== P ==
Design ALU_Top, start of the top module:
module ALU_Top #(parameter width = 16 ,
                   Arith_width = width + width ,
                   Logic_width = width,	
                   CMP_width   = width,
                   Shift_width = width)(
input wire [width-1:0] A,
input wire [width-1:0] B,
input wire CLK,
input wire RST,
input wire [3:0] ALU_FUN,
output wire [Arith_width-1:0]  Arith_OUT,
output wire                    Carry_OUT,
output wire                    Arith_Flag,
output wire [Logic_width-1:0]  Logic_OUT,  
output wire                    Logic_Flag,
output wire [CMP_width-1:0]    CMP_OUT,    
output wire                    CMP_Flag,
output wire [Shift_width-1:0]  Shift_OUT,
output wire                    Shift_Flag
);
clock: 95.0 ns
lec_check: 0
cap_margin: 20
core_aspect_ratio: 0.5
core_margin: 2
core_utilization: 40
cts_cluster_diameter: 68
cts_cluster_size: 23
place_density: 0.81
setup_slack_margin: -1.5
slew_margin: 5
tns_end_percent: 10
run.sh (not shown) runs the stock make flow with config.mk's settings and CLKGATE_MAP_FILE=.
What Q does differently from P at the input level:
Settings: swapping 5 for 20 in SLEW_MARGIN; clearing SETUP_SLACK_MARGIN, which used to be -1.5; clearing PLACE_DENSITY, which used to be 0.81; swapping 68 for 156 in CTS_CLUSTER_DIAMETER; swapping 23 for 49 in CTS_CLUSTER_SIZE; clearing CORE_ASPECT_RATIO, which used to be 0.5; swapping 10 for 50 in TNS_END_PERCENT.
Results
Q: PASS, flow complete, no timing, DRC or antenna violations
Hold slack delta (Q − P): favourable
Via count of the first global-routing pass, Q vs P: up by a few percent
Changes observed in Q relative to P: global-route wire length before repair went up about 8%, clock period minus worst slack decreased by 1.88 ns relative to the old numbers, setup slack of the critical path after layout rose by 1.88 ns, width of the die shows a reduction of 29%.
Across both runs, cell depth of the worst setup path was higher for Q than for P.
Changes in R relative to Q:
Settings: CTS_CLUSTER_DIAMETER: 156 -> unset; GPL_TIMING_DRIVEN: unset -> 0; TNS_END_PERCENT: 50 -> unset; CORE_MARGIN: 2 -> 10; CELL_PAD_IN_SITES_DETAIL_PLACEMENT: unset -> 1; CELL_PAD_IN_SITES_GLOBAL_PLACEMENT: unset -> 2; CTS_CLUSTER_SIZE: 49 -> 30.
### Flow results
- The fmax in R was lower than what Q gave.
- As far as sequential cell count goes, Q and R are indistinguishable; the numbers are identical.
- The lower fraction of the cycle the final worst path needs of R and Q is in Q.
- Q → R: routed length on met1 shows an increase of 12,000 µm, final design utilization shows a reduction of 0.72 points, non-filler instance count after layout shows a reduction of 305.
- [R] post-route cell area fell about 1.5% relative to Q
Modified inputs, S compared to R
Settings: swapping 30 for 100 in CTS_CLUSTER_SIZE; swapping 40 for 23 in CORE_UTILIZATION; clearing GPL_TIMING_DRIVEN, which used to be 0; putting TNS_END_PERCENT at 20 where nothing was set; putting CORE_ASPECT_RATIO at 0.5 where nothing was set; putting CTS_CLUSTER_DIAMETER at 382 where nothing was set; clearing CELL_PAD_IN_SITES_GLOBAL_PLACEMENT, which used to be 2; clearing CELL_PAD_IN_SITES_DETAIL_PLACEMENT, which used to be 1; swapping 10 for 2 in CORE_MARGIN.
### Flow results
S against R; first-pass GRT wire length is down by a few percent. The non-clock buffer count in R is 0.56 times that in S. Sequential share of layout area on S is down relative to R. | post-route clock period utilization | S vs R | 1.3 points lower |. As far as post-synth area from yosys stat goes, S and R are indistinguishable; the numbers are identical. Sort R and S by peak per-stage delay on the critical path, ascending, and S comes first. S against R: wire length fell by 5300 µm; final worst setup slack rose by 1.21 ns; total number of cells along the worst setup path rose by about 0.6%. Compared with R, in S via count of the first global-routing pass lost about 2.4%, layout overhead on the synthesized area picked up an extra 6.3 points.
### S -> T
Settings: setting PLACE_DENSITY to 0.81 for the first time; changing CTS_CLUSTER_DIAMETER from 382 to 68; changing CORE_UTILIZATION from 23 to 40; changing TNS_END_PERCENT from 20 to 10; changing CTS_CLUSTER_SIZE from 100 to 23.
## What came out
- T: done, clean on timing, DRC and antenna
- Core util | T vs S | T higher
- T ended up with a lower die extent in x than S did.
- T vs. S: first-iteration DRC count -about 10%; remaining max-slew budget at the tightest pin shrank by 11 points.
- For T, the cell at the slowest stage of the critical path was sky130_fd_sc_hd__a21oi_1, unlike S, where it was sky130_fd_sc_hd__o41ai_2.

========
== run A ==
Starting RTL as in the previous note.
clock: 41.7 ns
lec_check: 0
abc_area: 1
cap_margin: 20
core_margin: 2
core_utilization: 72
cts_cluster_diameter: 306
cts_cluster_size: 100
slew_margin: 20
The flow ended early for run A: it failed with a tool error in 3_5_place_dp.
What run B does differently from run A at the input level:
- ABC_AREA no longer set, was 1
- CORE_UTILIZATION now 34, was 72
- CTS_CLUSTER_DIAMETER no longer set, was 306
- CTS_CLUSTER_SIZE no longer set, was 100
- the clock period (ns, I/O delays scaled along) now 92.7, was 41.7
## What came out
Run B finished end to end and its layout was clean on timing, DRC and antenna.
The cell count after synthesis number comes out lower for run B vs run A.
Core utilization at floorplan, run A and run B: larger value in run A
Cmp run B vs run A: area fraction in full adders, half adders and majority gates lower in run B
Against run A, last weighted congestion value of the routability-driven placer in run B fell by more than 10%.
Taking run A as the reference point, the yosys stat chip area of run B rises by 3.4%.
For part of the Yosys area used for sequential elements, run B and run A come out practically identical.
Run A -> run B: overall die height increased by more than a quarter
Compared with run A, run B degrades die area.
The simple-gate share of the synthesized area in run B sits 5.2 points below the value recorded for run A.
The following lists how run C was set up differently from run B:
- swapping 34 for 58 in CORE_UTILIZATION
- swapping 92.7 for 51.6 in the clock period (ns, I/O delays scaled along)
Notes after the runs:
Going from run B to run C, the site row count was found to have gone down by about 24%. Looking only at width of the chip, and setting everything else aside, the higher value of run C and run B goes to run B. Run C vs. run B: average size of a mapped cell did not really move, standard cell area after detailed placement increased by 15000 µm² relative to the old numbers, weighted congestion at the end of routability-driven global placement has increased, number of buffers added by the clock tree synthesis step comparable. Across both runs, HPWL after detailed placement was higher for run C than for run B. Against run B, die size in run C fell by more than a quarter. Between run C and run B, cell resize tally after clock tree synthesis is higher for run C, run B comes in under that. | placeable core region | lower: run C |. The remaining runs in run B and run C completed every stage, whereas run C halted early. Run status, run C: aborted in 5_1_grt, error GRT-0232. Synthesized area: run C vs run B — no meaningful difference.
Here is what was changed in the inputs of run D compared with run C.
- a change of CORE_UTILIZATION from 58 to 53
- a change of the clock period (ns, I/O delays scaled along) from 51.6 to 76.9
Notes after the runs:
Run C -> run D: final weighted congestion of routability-driven global placement decreased by a few percent. When run D is measured against run C, its worst setup timing slack at the placement stage turns out 19.45 ns higher. Ran to the end and failed final checks on max-capacitance violations, max-slew violations, negative setup slack: run D. Relative to run C, total placed cells including tap cells increased by about 1.2% in run D. Between run C and run D, total of cells resized after clock tree synthesis decreased.
Relative to run D, the following input files were edited for run E:
- PLACE_DENSITY_LB_ADDON now 0.2, previously not set
- CORE_UTILIZATION now 72, was 53
- the clock period (ns, I/O delays scaled along) now 78.2, was 76.9
==> comparison <==
Not one of run E and run D finished clean.
Run E: it failed during 3_5_place_dp, and the tool reported DPL-0038.
Layout checks on run D: not met. Flow itself completed; violations: max-capacitance violations, max-slew violations, negative setup slack.
Of run E and run D, run E shows the higher initial core utilization, with run D below it.
As far as instance tally after logic synthesis goes, run D and run E are indistinguishable; the numbers are identical.
Summary of run E over run D: area fraction in mux cells now sits at about the same level, width of the chip now sits lower.
[inputs] run F vs run E
- swapping 72 for 40 in CORE_UTILIZATION
- clearing PLACE_DENSITY_LB_ADDON, which used to be 0.2
- swapping 78.2 for 95.0 in the clock period (ns, I/O delays scaled along)
==> comparison <==
- Run F closes out successfully: all stages finished, all timing, DRC and antenna checks passed.
- Lower number of core rows among run F and run E: run E
- Summary of run F over run E: global placement routability congestion lower.
- Between run E and run F, the flow reports horizontal die dimension increasing by more than a quarter.
- From run E to run F the numbers moved as follows: area after synthesis level; floorplan core density now smaller.

========
Starting RTL as in the previous note.
export LEC_CHECK = 0
export CAP_MARGIN = 25
export CELL_PAD_IN_SITES_DETAIL_PLACEMENT = 0
export CORE_ASPECT_RATIO = 0.81
export CORE_MARGIN = 2
export CORE_UTILIZATION = 58
export GPL_TIMING_DRIVEN = 1
export SLEW_MARGIN = 20
export TNS_END_PERCENT = 50
create_clock -name core_clock -period 77.1 [get_ports {CLK}]
The baseline aborted during global routing (5_1_grt), error GRT-0232.
Edit:
- ABC_AREA: unset -> 1
- CAP_MARGIN: 25 -> 20
- CELL_PAD_IN_SITES_DETAIL_PLACEMENT: 0 -> unset
- CORE_ASPECT_RATIO: 0.81 -> unset
- CORE_UTILIZATION: 58 -> 69
- GPL_TIMING_DRIVEN: 1 -> unset
- TNS_END_PERCENT: 50 -> unset
- clock period: 77.1 -> 41.7 ns (I/O delays scaled with it)
Now the flow stopped in clock tree synthesis (4_1_cts).
Synthesized area fell by about 3.3%.
Die size went down by 18%.
Synthesized cell count increases by about 11%.
Edit:
- CORE_UTILIZATION: 69 -> 72
- CTS_CLUSTER_SIZE: unset -> 10
Effect: Now the flow stopped in detailed placement (3_5_place_dp). Area after synthesis does not change. Synthesized cell count does not change. Die area is lower by 4.1%.
Edit:
- CORE_UTILIZATION: 72 -> 69
- CTS_CLUSTER_SIZE: 10 -> unset
- TNS_END_PERCENT: unset -> 40
- clock period: 41.7 -> 146.0 ns (I/O delays scaled with it)
With this change the flow produced a clean layout.
Die area grows by 4.3%.
Synthesized cell count does not change.
Synthesized area is unchanged.

========
== build 86 ==
The RTL this note starts from:
==> flow/design.v <==
module DECODER(
input  wire [3:2] ALU_FUN,
output reg Arith_Enable,
output reg Logic_Enable,
output reg CMP_Enable, 
output reg Shift_Enable
);
always @(*)
   begin
     Arith_Enable   = 1'b0;
	 Logic_Enable = 1'b0;
	 CMP_Enable   = 1'b0;
	 Shift_Enable = 1'b0;
     case(ALU_FUN)
	     2'b00 : Arith_Enable = 1'b1;
	     2'b01 : Logic_Enable = 1'b1;
	     2'b10 : CMP_Enable   = 1'b1;
	     2'b11 : Shift_Enable = 1'b1;
	  endcase
   end 
 endmodule
module ARITHMETIC_UNIT #(parameter width = 16 , Arith_width = width + width )(
input wire signed [width-1:0] A,
input wire signed [width-1:0] B, 
input wire [1:0] ALU_FUN,
input wire Arith_Enable,
input wire CLK,
input wire RST,
output reg signed [Arith_width-1:0] Arith_OUT,
output reg        Carry_OUT,
output reg        Arith_Flag
);
reg [Arith_width-1:0] Arith_OUT0;
reg                   Carry_OUT0;
reg                   Arith_Flag0;
always @(posedge CLK, negedge RST)
  begin 
    if(!RST)
	 begin
	    Arith_OUT <= 'b0;
		Carry_OUT <= 16'b0;
		Arith_Flag<= 1'b0;
	 end
	else
	 begin
	    Arith_OUT <= Arith_OUT0;
		if(Arith_Enable)
		  Carry_OUT <= Carry_OUT0;
		Arith_Flag<= Arith_Flag0;
	 end
  end
always @(*)
  begin
     if(Arith_Enable)
	 begin
	     Arith_Flag0 = 1'b1;
	     case(ALU_FUN)
		     2'b00 : {Carry_OUT0,Arith_OUT0} = A+B;
			 2'b01 : {Carry_OUT0,Arith_OUT0} = A-B;
			 2'b10 : {Carry_OUT0,Arith_OUT0} = A*B;
			 2'b11 : {Carry_OUT0,Arith_OUT0} = (B == 0) ? 1'sb0 : A/B;
		  endcase
	 end
	 else
	   begin
	     Arith_OUT0  = 'b0;
		 Carry_OUT0  = 1'b0;
		 Arith_Flag0 = 1'b0;
	   end
  end
endmodule
module LOGIC_UNIT #(parameter width = 16 , Logic_width = width)(
input wire  [width-1:0] A,
input wire  [width-1:0] B, 
input wire [1:0] ALU_FUN,
input wire Logic_Enable,
input wire CLK,
input wire RST,
output reg [Logic_width-1:0] Logic_OUT,
output reg         Logic_Flag
);
reg [Logic_width-1:0] Logic_OUT0; 
reg                   Logic_Flag0 ;
always @(posedge CLK, negedge RST)
  begin
    if(!RST)
	 begin
	    Logic_OUT <= 'b0;
		Logic_Flag<= 1'b0;
	 end
	else
	 begin
	  Logic_OUT <= Logic_OUT0;
		Logic_Flag<= Logic_Flag0;
	 end
  end
always @(*)
  begin
     if(Logic_Enable)
	 begin
	     Logic_Flag0 = 1'b1;
	     case(ALU_FUN)
		   2'b00 : Logic_OUT0 = A&B;
			 2'b01 : Logic_OUT0 = A|B;
			 2'b10 : Logic_OUT0 = ~(A&B);
			 2'b11 : Logic_OUT0 = ~(A|B);
		  endcase
	 end
	 else
	   begin
	     Logic_OUT0  = 'b0;
		 Logic_Flag0 = 1'b0;
	   end
  end
endmodule
module CMP_UNIT #(parameter width = 16 , CMP_width   = width )(
input wire  [width-1:0] A,
input wire  [width-1:0] B, 
input wire [1:0] ALU_FUN,
input wire CMP_Enable,
input wire CLK,
input wire RST,
output reg [CMP_width-1:0] CMP_OUT,
output reg         CMP_Flag
);
reg [CMP_width-1:0] CMP_OUT0;
reg                 CMP_Flag0 ;
reg [CMP_width-1:0] EQ ;
reg [CMP_width-1:0] GR ; 
reg [CMP_width-1:0] LW;
always @(posedge CLK , negedge RST)
  begin
    if(!RST)
	 begin
	    CMP_OUT <= 'b0;
		CMP_Flag<= 1'b0;
	 end
	else
	 begin
	    CMP_OUT <= CMP_OUT0;
		CMP_Flag<= CMP_Flag0;
	 end
  end
always @(*)
  begin
     if(A==B)
       EQ ='b1;
     else 
       EQ ='b0;
     if(A>B)
       GR ='b10;
     else 
       GR ='b0;
     if(A<B)
       LW ='b11;
     else 
       LW ='b0;
     if(CMP_Enable)
	   begin
	     CMP_Flag0 = 1'b1;
	     case(ALU_FUN)
		     2'b00 : CMP_OUT0 = 'b0;
			 2'b01 : CMP_OUT0 = EQ;
			 2'b10 : CMP_OUT0 = GR;
			 2'b11 : CMP_OUT0 = LW;
		  endcase
	   end
	 else
	   begin
	     CMP_OUT0  = 'b0;
		 CMP_Flag0 = 1'b0;
	   end
  end
endmodule
module SHIFT_UNIT #(parameter width = 16 , Shift_width = width)(
input wire  [width-1:0] A,
input wire  [width-1:0] B, 
input wire [1:0] ALU_FUN,
input wire Shift_Enable,
input wire CLK,
input wire RST,
output reg [Shift_width-1:0] Shift_OUT,
output reg         Shift_Flag
);
reg [Shift_width-1:0] Shift_OUT0;
reg                   Shift_Flag0 ;
always @(posedge CLK, negedge RST)
  begin
    if(!RST)
	 begin
	    Shift_OUT <= 'b0;
		Shift_Flag<= 1'b0;
	 end
	else
	 begin
	    Shift_OUT <= Shift_OUT0;
		Shift_Flag<= Shift_Flag0;
	 end
  end
always @(*)
  begin
     if(Shift_Enable)
	 begin
	     Shift_Flag0 = 1'b1;
	     case(ALU_FUN)
		     2'b00 : Shift_OUT0 = A>>1'b1;
			 2'b01 : Shift_OUT0 = A<<1'b1;
			 2'b10 : Shift_OUT0 = B>>1'b1;
			 2'b11 : Shift_OUT0 = B<<1'b1;
		  endcase
	 end
	 else
	   begin
	     Shift_OUT0  = 'b0;
		 Shift_Flag0 = 1'b0;
	   end
  end
endmodule
module ALU_Top #(parameter width = 16 ,
                   Arith_width = width + width ,
                   Logic_width = width,	
                   CMP_width   = width,
                   Shift_width = width)(
input wire [width-1:0] A,
input wire [width-1:0] B,
input wire CLK,
input wire RST,
input wire [3:0] ALU_FUN,
output wire [Arith_width-1:0]  Arith_OUT,
output wire                    Carry_OUT,
output wire                    Arith_Flag,
output wire [Logic_width-1:0]  Logic_OUT,  
output wire                    Logic_Flag,
output wire [CMP_width-1:0]    CMP_OUT,    
output wire                    CMP_Flag,
output wire [Shift_width-1:0]  Shift_OUT,
output wire                    Shift_Flag
);
wire Arith_Enable ,Logic_Enable , CMP_Enable , Shift_Enable;
DECODER u_decoder(
.ALU_FUN(ALU_FUN[3:2]),
.Arith_Enable(Arith_Enable),
.Logic_Enable(Logic_Enable),
.CMP_Enable(CMP_Enable),
.Shift_Enable(Shift_Enable)
);
ARITHMETIC_UNIT #(.width(width),.Arith_width(Arith_width)) u_arithmatic(
.A(A),
.B(B),
.ALU_FUN(ALU_FUN[1:0]),
.CLK(CLK),
.RST(RST),
.Arith_Enable(Arith_Enable),
.Arith_OUT(Arith_OUT),
.Carry_OUT(Carry_OUT),
.Arith_Flag(Arith_Flag)
);
LOGIC_UNIT #(.width(width),.Logic_width(Logic_width)) u_logic(
.A(A),
.B(B),
.ALU_FUN(ALU_FUN[1:0]),
.CLK(CLK),
.RST(RST),
.Logic_Enable(Logic_Enable),
.Logic_OUT(Logic_OUT),
.Logic_Flag(Logic_Flag)
);
CMP_UNIT #(.width(width),.CMP_width(CMP_width)) u_cmp(
.A(A),
.B(B),
.ALU_FUN(ALU_FUN[1:0]),
.CLK(CLK),
.RST(RST),
.CMP_Enable(CMP_Enable),
.CMP_OUT(CMP_OUT),
.CMP_Flag(CMP_Flag)
);
SHIFT_UNIT #(.width(width),.Shift_width(Shift_width)) u_shift(
.A(A),
.B(B),
.ALU_FUN(ALU_FUN[1:0]),
.CLK(CLK),
.RST(RST),
.Shift_Enable(Shift_Enable),
.Shift_OUT(Shift_OUT),
.Shift_Flag(Shift_Flag)
);
endmodule
make LEC_CHECK=0 ABC_AREA=1 CAP_MARGIN=20 CORE_MARGIN=2 CORE_UTILIZATION=72 SLEW_MARGIN=20 TNS_END_PERCENT=5 finish   # period 41.7 ns
Build 86: aborted in detailed placement (tool error)
The inputs of build 97 differ from those of build 86 as listed below.
--- a/flow/config.mk
+++ b/flow/config.mk
@@ -7,7 +7,5 @@
 export LEC_CHECK = 0
-export ABC_AREA = 1
 export CAP_MARGIN = 20
 export CORE_MARGIN = 2
-export CORE_UTILIZATION = 72
+export CORE_UTILIZATION = 59
 export SLEW_MARGIN = 20
-export TNS_END_PERCENT = 5
==> flow/constraint.sdc <==
create_clock -name core_clock -period 75.6 [get_ports {CLK}]
set_input_delay 15.1200 -clock core_clock [delete_from_list [all_inputs] [get_ports {CLK}]]
set_output_delay 15.1200 -clock core_clock [all_outputs]
set_load 0.01 [all_outputs]
--- outcome ---
Build 86 -> build 97: post-synthesis sequential area ratio flat. Build 86 has a lower share of the synthesized netlist area taken by xor and xnor gates than build 97. Lower final weighted congestion of routability-driven global placement among build 97 and build 86: build 97. Total core area grows by more than a quarter when moving from build 86 to build 97. Flow for build 97 halted at global routing, error code GRT-0232. Of build 97 and build 86, the lower die area belongs to build 86. Compare build 97 and build 86 | yosys-reported design area after synthesis higher: build 97. Compared with build 86, synthesized area in build 97 increased by a few percent.
[inputs] build 54 vs build 97
--- a/flow/config.mk
+++ b/flow/config.mk
@@ -7,5 +7,8 @@
 export LEC_CHECK = 0
+export ABC_AREA = 1
 export CAP_MARGIN = 20
 export CORE_MARGIN = 2
-export CORE_UTILIZATION = 59
+export CORE_UTILIZATION = 72
+export CTS_CLUSTER_SIZE = 10
+export PLACE_DENSITY = 0.37
 export SLEW_MARGIN = 20
==> flow/constraint.sdc <==
create_clock -name core_clock -period 41.7 [get_ports {CLK}]
set_input_delay 8.3400 -clock core_clock [delete_from_list [all_inputs] [get_ports {CLK}]]
set_output_delay 8.3400 -clock core_clock [all_outputs]
set_load 0.01 [all_outputs]
==> results <==
- In the summary table, build 54 is marked failed, with error DPL-0038 raised in detailed placement.
- Taking build 97 as the reference point, the height of the die of build 54 falls by about 11%.
- Post-synthesis adder-cell area fraction up 1.0 points in build 54 wrt build 97
- Build 54 gives less width of the die than build 97 did.
- | post-synthesis compound-gate area fraction | higher: build 97 |
- Build 54 vs. build 97: synthesized area now sits lower, total die size saw a decrease.
#### Input delta (build 61 over build 54)
--- a/flow/config.mk
+++ b/flow/config.mk
@@ -7,8 +7,6 @@
 export LEC_CHECK = 0
-export ABC_AREA = 1
 export CAP_MARGIN = 20
 export CORE_MARGIN = 2
-export CORE_UTILIZATION = 72
-export CTS_CLUSTER_SIZE = 10
-export PLACE_DENSITY = 0.37
+export CORE_UTILIZATION = 58
 export SLEW_MARGIN = 20
+export TNS_END_PERCENT = 5
==> flow/constraint.sdc <==
create_clock -name core_clock -period 84.7 [get_ports {CLK}]
set_input_delay 16.9400 -clock core_clock [delete_from_list [all_inputs] [get_ports {CLK}]]
set_output_delay 16.9400 -clock core_clock [all_outputs]
set_load 0.01 [all_outputs]
- Build 61: PASS, flow complete, no timing, DRC or antenna violations
- Relative to build 54, die area increased by 18000 um^2 in build 61.
- There was hardly any difference in async set-or-reset flop fraction in the synthesized netlist between build 61 and build 54.
- Summary of build 61 over build 54: y dimension of the die higher, number of distinct library cell variants in the gate-level netlist after synthesis has increased, portion of the post-synthesis area used by sequential elements was more or less identical.
- Side by side, adder-cell share of the synthesized area turned out lower in build 61 than in build 54.
- Mean instance size in the synthesized netlist: build 54 and build 61 compared, lower one is build 54
Here is what was changed in the inputs of build 93 compared with build 61.
--- a/flow/config.mk
+++ b/flow/config.mk
@@ -11,2 +11 @@
 export SLEW_MARGIN = 20
-export TNS_END_PERCENT = 5
==> flow/constraint.sdc <==
create_clock -name core_clock -period 75.6 [get_ports {CLK}]
set_input_delay 15.1200 -clock core_clock [delete_from_list [all_inputs] [get_ports {CLK}]]
set_output_delay 15.1200 -clock core_clock [all_outputs]
set_load 0.01 [all_outputs]
--- outcome ---
Status: build 93 FAILED at global routing (tool error). Post-synth area from yosys stat: build 93 vs build 61 identical. Looking at global placer's final weighted congestion across build 61 and build 93, the one that comes out higher is build 93. Simple-gate portion of the synthesized area came out exactly the same in build 61 and build 93. Build 93 against build 61: buffers inserted during post-CTS setup optimization rose 164.
[inputs] build 30 vs build 93
--- a/flow/config.mk
+++ b/flow/config.mk
@@ -9,3 +9,5 @@
 export CORE_MARGIN = 2
-export CORE_UTILIZATION = 58
+export CORE_UTILIZATION = 40
+export CTS_CLUSTER_SIZE = 49
 export SLEW_MARGIN = 20
+export TNS_END_PERCENT = 50
==> flow/constraint.sdc <==
create_clock -name core_clock -period 95.0 [get_ports {CLK}]
set_input_delay 19.0000 -clock core_clock [delete_from_list [all_inputs] [get_ports {CLK}]]
set_output_delay 19.0000 -clock core_clock [all_outputs]
set_load 0.01 [all_outputs]
==> comparison <==
Of build 30 and build 93, only build 93 fails to reach the end of the flow. Taking build 93 as the reference, in build 30 instance area after placement fell by 12000 um^2; post-place setup slack rose by 3.76 ns; placed instance count fell by 974; total cell area reported by yosys after synthesis stayed essentially flat.
